Design MACRegister, start of the top module:
module MACRegister(
    input clk,
    input rst,
    input [1:0] opcode,
    input [15:0] a,
    input [15:0] b,
    output [31:0] dataOut
    );
    reg [31:0] register;
    assign dataOut = register;
    wire [31:0] product;
    wire [31:0] sum;
    ArrayMultiplier multiplier(a, b, product);
    Adder32 adder(register, product, sum);
    always @ (posedge clk) begin
        if (rst)
            register <= 32'd0;
        else case (opcode)
            2'd1:  
                register <= {a, b};
            2'd2:  
                register <= sum;
        endcase
    end
endmodule
make LEC_CHECK=0 ABC_AREA=1 CAP_MARGIN=40 CORE_MARGIN=2 CORE_UTILIZATION=72 CTS_CLUSTER_DIAMETER=159 CTS_CLUSTER_SIZE=82 SETUP_SLACK_MARGIN=-0.49 SLEW_MARGIN=20 finish   # period 14.1 ns
run.sh (not shown) runs the stock make flow with config.mk's settings and CLKGATE_MAP_FILE=.
The starting point reached the layout checks and failed them: setup timing.
Edit:
--- a/flow/config.mk
+++ b/flow/config.mk
@@ -8,2 +8 @@
-export ABC_AREA = 1
-export CAP_MARGIN = 40
+export CAP_MARGIN = 20
@@ -11,4 +10,2 @@
-export CORE_UTILIZATION = 72
-export CTS_CLUSTER_DIAMETER = 159
-export CTS_CLUSTER_SIZE = 82
-export SETUP_SLACK_MARGIN = -0.49
+export CORE_UTILIZATION = 69
+export SETUP_SLACK_MARGIN = 1.0
==> flow/constraint.sdc (replaced) <==
create_clock -name core_clock -period 11.4 [get_ports {clk}]
set_input_delay 2.2800 -clock core_clock [delete_from_list [all_inputs] [get_ports {clk}]]
set_output_delay 2.2800 -clock core_clock [all_outputs]
set_load 0.01 [all_outputs]
What happened: The new run completed and failed the layout checks on setup timing. Final area is about the same. Die size stays flat. Worst hold slack loses 34 ps.

========
Setup of v6:
Starting RTL as in the previous note.
Design MACRegister, start of the top module:
module MACRegister(
    input clk,
    input rst,
    input [1:0] opcode,
    input [15:0] a,
    input [15:0] b,
    output [31:0] dataOut
    );
==> flow/config.mk <==
export PLATFORM = sky130hd
export DESIGN_NAME = MACRegister
export DESIGN_NICKNAME = MACRegister
export VERILOG_FILES = /design/flow/design.v
export SDC_FILE = /design/flow/constraint.sdc
export NUM_CORES = 4
export LEC_CHECK = 0
export ABC_AREA = 1
export CAP_MARGIN = 40
export CELL_PAD_IN_SITES_DETAIL_PLACEMENT = 0
export CELL_PAD_IN_SITES_GLOBAL_PLACEMENT = 0
export CORE_MARGIN = 4
export CORE_UTILIZATION = 46
export CTS_CLUSTER_SIZE = 43
export HOLD_SLACK_MARGIN = -0.01
export MAX_ROUTING_LAYER = met4
export MIN_ROUTING_LAYER = met1
export PLACE_DENSITY_LB_ADDON = 0.18
export SETUP_SLACK_MARGIN = 0.42
export SLEW_MARGIN = 25
==> flow/constraint.sdc <==
create_clock -name core_clock -period 22.3 [get_ports {clk}]
set_input_delay 4.4600 -clock core_clock [delete_from_list [all_inputs] [get_ports {clk}]]
set_output_delay 4.4600 -clock core_clock [all_outputs]
set_load 0.01 [all_outputs]
v6: no failed stages, no open violations at the end
> inputs changed (v6 -> v7)
- removing MAX_ROUTING_LAYER (formerly met4)
- changing SLEW_MARGIN from 25 to 20
- removing CTS_CLUSTER_SIZE (formerly 43)
- removing CELL_PAD_IN_SITES_GLOBAL_PLACEMENT (formerly 0)
- removing PLACE_DENSITY_LB_ADDON (formerly 0.18)
- removing HOLD_SLACK_MARGIN (formerly -0.01)
- removing CELL_PAD_IN_SITES_DETAIL_PLACEMENT (formerly 0)
- changing CORE_UTILIZATION from 46 to 65
- removing MIN_ROUTING_LAYER (formerly met1)
- changing SETUP_SLACK_MARGIN from 0.42 to 1.0
- changing CAP_MARGIN from 40 to 20
- changing CORE_MARGIN from 4 to 2
- changing the clock period (ns, I/O delays scaled along) from 22.3 to 11.0
==> comparison <==
- Taking v6 as the reference, in v7 buffer levels on the longest clock path has remained practically unchanged; worst hold slack after final layout grew by 5.5 ps; area of all placed cells without fillers moved up.
- To summarise v7: no stage aborted, but the layout did not pass its checks, failing on negative setup slack.
- v6 finished end to end and its layout was clean on timing, DRC and antenna.
- Reported for v6 and v7, number of buffers added by the clock tree synthesis step turned out identical to the last digit.
- v7 vs. v6: site row count shrank by 8; global-route usage grew by 8.3 points.

========
MACRegister again, from the RTL that the note above started with.
clock: 9.84 ns
lec_check: 0
abc_area: 0
cap_margin: 35
cell_pad_in_sites_global_placement: 0
core_aspect_ratio: 0.83
core_margin: 2
core_utilization: 72
cts_cluster_diameter: 225
cts_cluster_size: 31
place_density: 0.41
setup_slack_margin: -0.76
slew_margin: 5
tns_end_percent: 75
The baseline finished but fails on negative setup slack.
Change:
- ABC_AREA: 0 -> unset
- CORE_ASPECT_RATIO: 0.83 -> 1.38
- CTS_CLUSTER_SIZE: 31 -> 88
- PLACE_DENSITY: 0.41 -> unset
- SETUP_SLACK_MARGIN: -0.76 -> -0.96
- SLEW_MARGIN: 5 -> 35
- clock period: 9.84 -> 13.8 ns (I/O delays scaled with it)
What happened: The changed run completed, yet does not pass: negative setup slack; via count decreases by a few percent; cell count decreases by a few percent; cell area decreases by a few percent; routed wire length decreases by a few percent.
Change:
- ABC_AREA: unset -> 1
- CAP_MARGIN: 35 -> 15
- CELL_PAD_IN_SITES_GLOBAL_PLACEMENT: 0 -> unset
- CORE_ASPECT_RATIO: 1.38 -> unset
- CTS_CLUSTER_DIAMETER: 225 -> unset
- CTS_CLUSTER_SIZE: 88 -> 98
- SETUP_SLACK_MARGIN: -0.96 -> 1.0
- SLEW_MARGIN: 35 -> 20
- TNS_END_PERCENT: 75 -> unset
- clock period: 13.8 -> 11.0 ns (I/O delays scaled with it)
The changed run reached the layout checks and failed them: negative setup slack.
Wire length climbs by about 1.4%.
Synthesized cell count climbs by 25%.
Worst setup slack is worse by 2.1 ns.
Area after synthesis climbs by about 4.4%.
Cell area climbs by 5.7%.
Change:
- CAP_MARGIN: 15 -> 20
- CTS_CLUSTER_SIZE: 98 -> unset
- PLACE_DENSITY_LB_ADDON: unset -> 0.08
- SETUP_SLACK_MARGIN: 1.0 -> unset
- clock period: 11.0 -> 14.1 ns (I/O delays scaled with it)
- The new run reached the layout checks and failed them: negative setup slack
- via count rose slightly
- setup slack improves by 2.4 ns
- sequential cell count does not change
- count of clock-buffer cells in the layout is unchanged
- cell area fell slightly

========
== v46 ==
Starting RTL as in the previous note.
export LEC_CHECK = 0
export ABC_AREA = 1
export CAP_MARGIN = 40
export CORE_MARGIN = 2
export CORE_UTILIZATION = 72
export CTS_CLUSTER_DIAMETER = 159
export CTS_CLUSTER_SIZE = 31
export HOLD_SLACK_MARGIN = -0.08
export PLACE_DENSITY_LB_ADDON = 0.18
export SETUP_SLACK_MARGIN = 2.07
export SLEW_MARGIN = 20
create_clock -name core_clock -period 10.5 [get_ports {clk}]
Finished, but not clean: v46, with negative setup slack.
## Diff of input files: v37 against v46
- CAP_MARGIN: 40 -> 20
- MAX_ROUTING_LAYER: unset -> met4
- HOLD_SLACK_MARGIN: -0.08 -> unset
- PLACE_DENSITY_LB_ADDON: 0.18 -> unset
- CTS_CLUSTER_SIZE: 31 -> unset
- CTS_CLUSTER_DIAMETER: 159 -> unset
- SETUP_SLACK_MARGIN: 2.07 -> unset
- CORE_UTILIZATION: 72 -> 40
- the clock period (ns, I/O delays scaled along): 10.5 -> 29.9
### Flow results
Cell area | v37 vs v46 | v37 smaller. In v37 relative to v46, wire length on met1 had gone down slightly. v37 vs. v46: first-iteration DRC count went down by 62. Die area | v37 > v46. [flow] v46 | stages: complete | final checks: fail | reason: negative setup slack. v37 has completed all stages; timing, DRC and antenna checks passed. Looking at setup slack, v37 sits above v46. Going from v46 to v37, wire length shrinks by about 20%. Diff v46 and v37: instance area at placement lower in v37. Looking only at area growth from synthesis to layout, and setting everything else aside, the higher value of v46 and v37 goes to v46.
For v22, these inputs were changed with respect to v37:
- CORE_UTILIZATION: 40 -> 70
- CTS_CLUSTER_SIZE: unset -> 13
- MAX_ROUTING_LAYER: met4 -> unset
- ABC_AREA: 1 -> unset
- the clock period (ns, I/O delays scaled along): 29.9 -> 5.45
Results
- The final report for v22 shows a completed flow and a layout that fails verification, specifically negative setup slack.
- Going from v37 to v22, met1 routed wirelength after detailed routing grew by a few percent.
- Compare v22 and v37 | count of clock-buffer cells in the layout higher: v37
- Run comparison: v22 startpoint of the worst setup timing path b[1]; v37 startpoint of the worst setup timing path b[0]
- Taking v37 over v22, the via count of the first global-routing pass ratio works out to 0.916.
- In v22 the basic-gate share of the synthesized area counting and, or, nand and nor cells turned out 7.1 points higher than in v37.
- Compared with v37, in v22 post-route worst setup slack down 17310 ps.
- Compared to v37, v22 has placeable core region 46% lower.
## Diff of input files: v27 against v22
- CORE_UTILIZATION changed from 70 to 72
- CTS_CLUSTER_DIAMETER newly set to 378
- CAP_MARGIN changed from 20 to 0
- PLACE_DENSITY newly set to 0.64
- SETUP_SLACK_MARGIN newly set to 1.29
--- outcome ---
- Layout checks on v27: not met. Flow itself completed; violations: negative setup slack.
- Comparing v27 against v22, there is no change at all in detailed-router iteration count before antenna repair.
- Diff v22 -> v27: headroom to the max-slew limit lost 1.4 points, fraction of area in multi-input gates rose 0.18 points, count of instances resized after the clock tree is built shows an increase of 27.

========
== maple ==
Starting RTL as in the previous note.
clock: 20.0 ns
lec_check: 0
abc_area: 1
cap_margin: 30
cell_pad_in_sites_detail_placement: 2
core_margin: 2
core_utilization: 63
cts_cluster_diameter: 257
gpl_routability_driven: 1
gpl_timing_driven: 1
max_routing_layer: met4
slew_margin: 20
Run status, maple: aborted in 3_5_place_dp, error DPL-0033
## Diff of input files: raven against maple
- CORE_UTILIZATION changed from 63 to 28
- ABC_AREA changed from 1 to 0
- TNS_END_PERCENT newly set to 15
- CORE_ASPECT_RATIO newly set to 0.72
- SETUP_SLACK_MARGIN newly set to -0.27
- HOLD_SLACK_MARGIN newly set to 0.05
==> results <==
~same xor-xnor portion of the synthesized cell area in raven and maple
Share of the yosys chip area belonging to registers: raven vs maple up 0.30 points
Between maple and raven, synthesized cell count decreased.
Relative to maple, the synthesized area of raven is lower by 4.3%.
raven: flow completed, timing, DRC and antenna clean
In the reports for raven and maple, the smaller total die size belongs to maple.
In the reports for raven and maple, the smaller initial core utilization belongs to raven.
Compared with maple, in raven global placement routability congestion +0.016, synthesized net count went down 231.
Modified inputs, nickel compared to raven
- PLACE_DENSITY now 0.67, previously not set
- CORE_ASPECT_RATIO no longer set, was 0.72
- GPL_TIMING_DRIVEN no longer set, was 1
- CELL_PAD_IN_SITES_DETAIL_PLACEMENT no longer set, was 2
- HOLD_SLACK_MARGIN no longer set, was 0.05
- CTS_CLUSTER_DIAMETER no longer set, was 257
- GPL_ROUTABILITY_DRIVEN no longer set, was 1
- CAP_MARGIN now 20, was 30
- CORE_UTILIZATION now 72, was 28
- SETUP_SLACK_MARGIN no longer set, was -0.27
- TNS_END_PERCENT no longer set, was 15
- MAX_ROUTING_LAYER no longer set, was met4
- ABC_AREA no longer set, was 0
- the clock period (ns, I/O delays scaled along) now 15.1, was 20.0
- nickel ran in full, but the layout does not pass; the checks complain about setup timing.
- Taking raven as the reference, in nickel routed wirelength normalized by instance count shows a reduction of 3.1 um.
[inputs] garnet vs nickel
- an added SETUP_SLACK_MARGIN of -0.49
- a change of CORE_UTILIZATION from 72 to 68
- a deleted PLACE_DENSITY that had been 0.67
- a change of the clock period (ns, I/O delays scaled along) from 15.1 to 15.3
Findings:
- As for a clean layout from garnet and nickel, there is none.
- garnet finished all stages; layout check result: FAIL, due to setup timing.
- Per the comparison of garnet with nickel, final-layout worst hold slack has increased, via count now sits lower.
- Measured against garnet, the area of the core region of nickel comes out at 0.945 times the reference value.
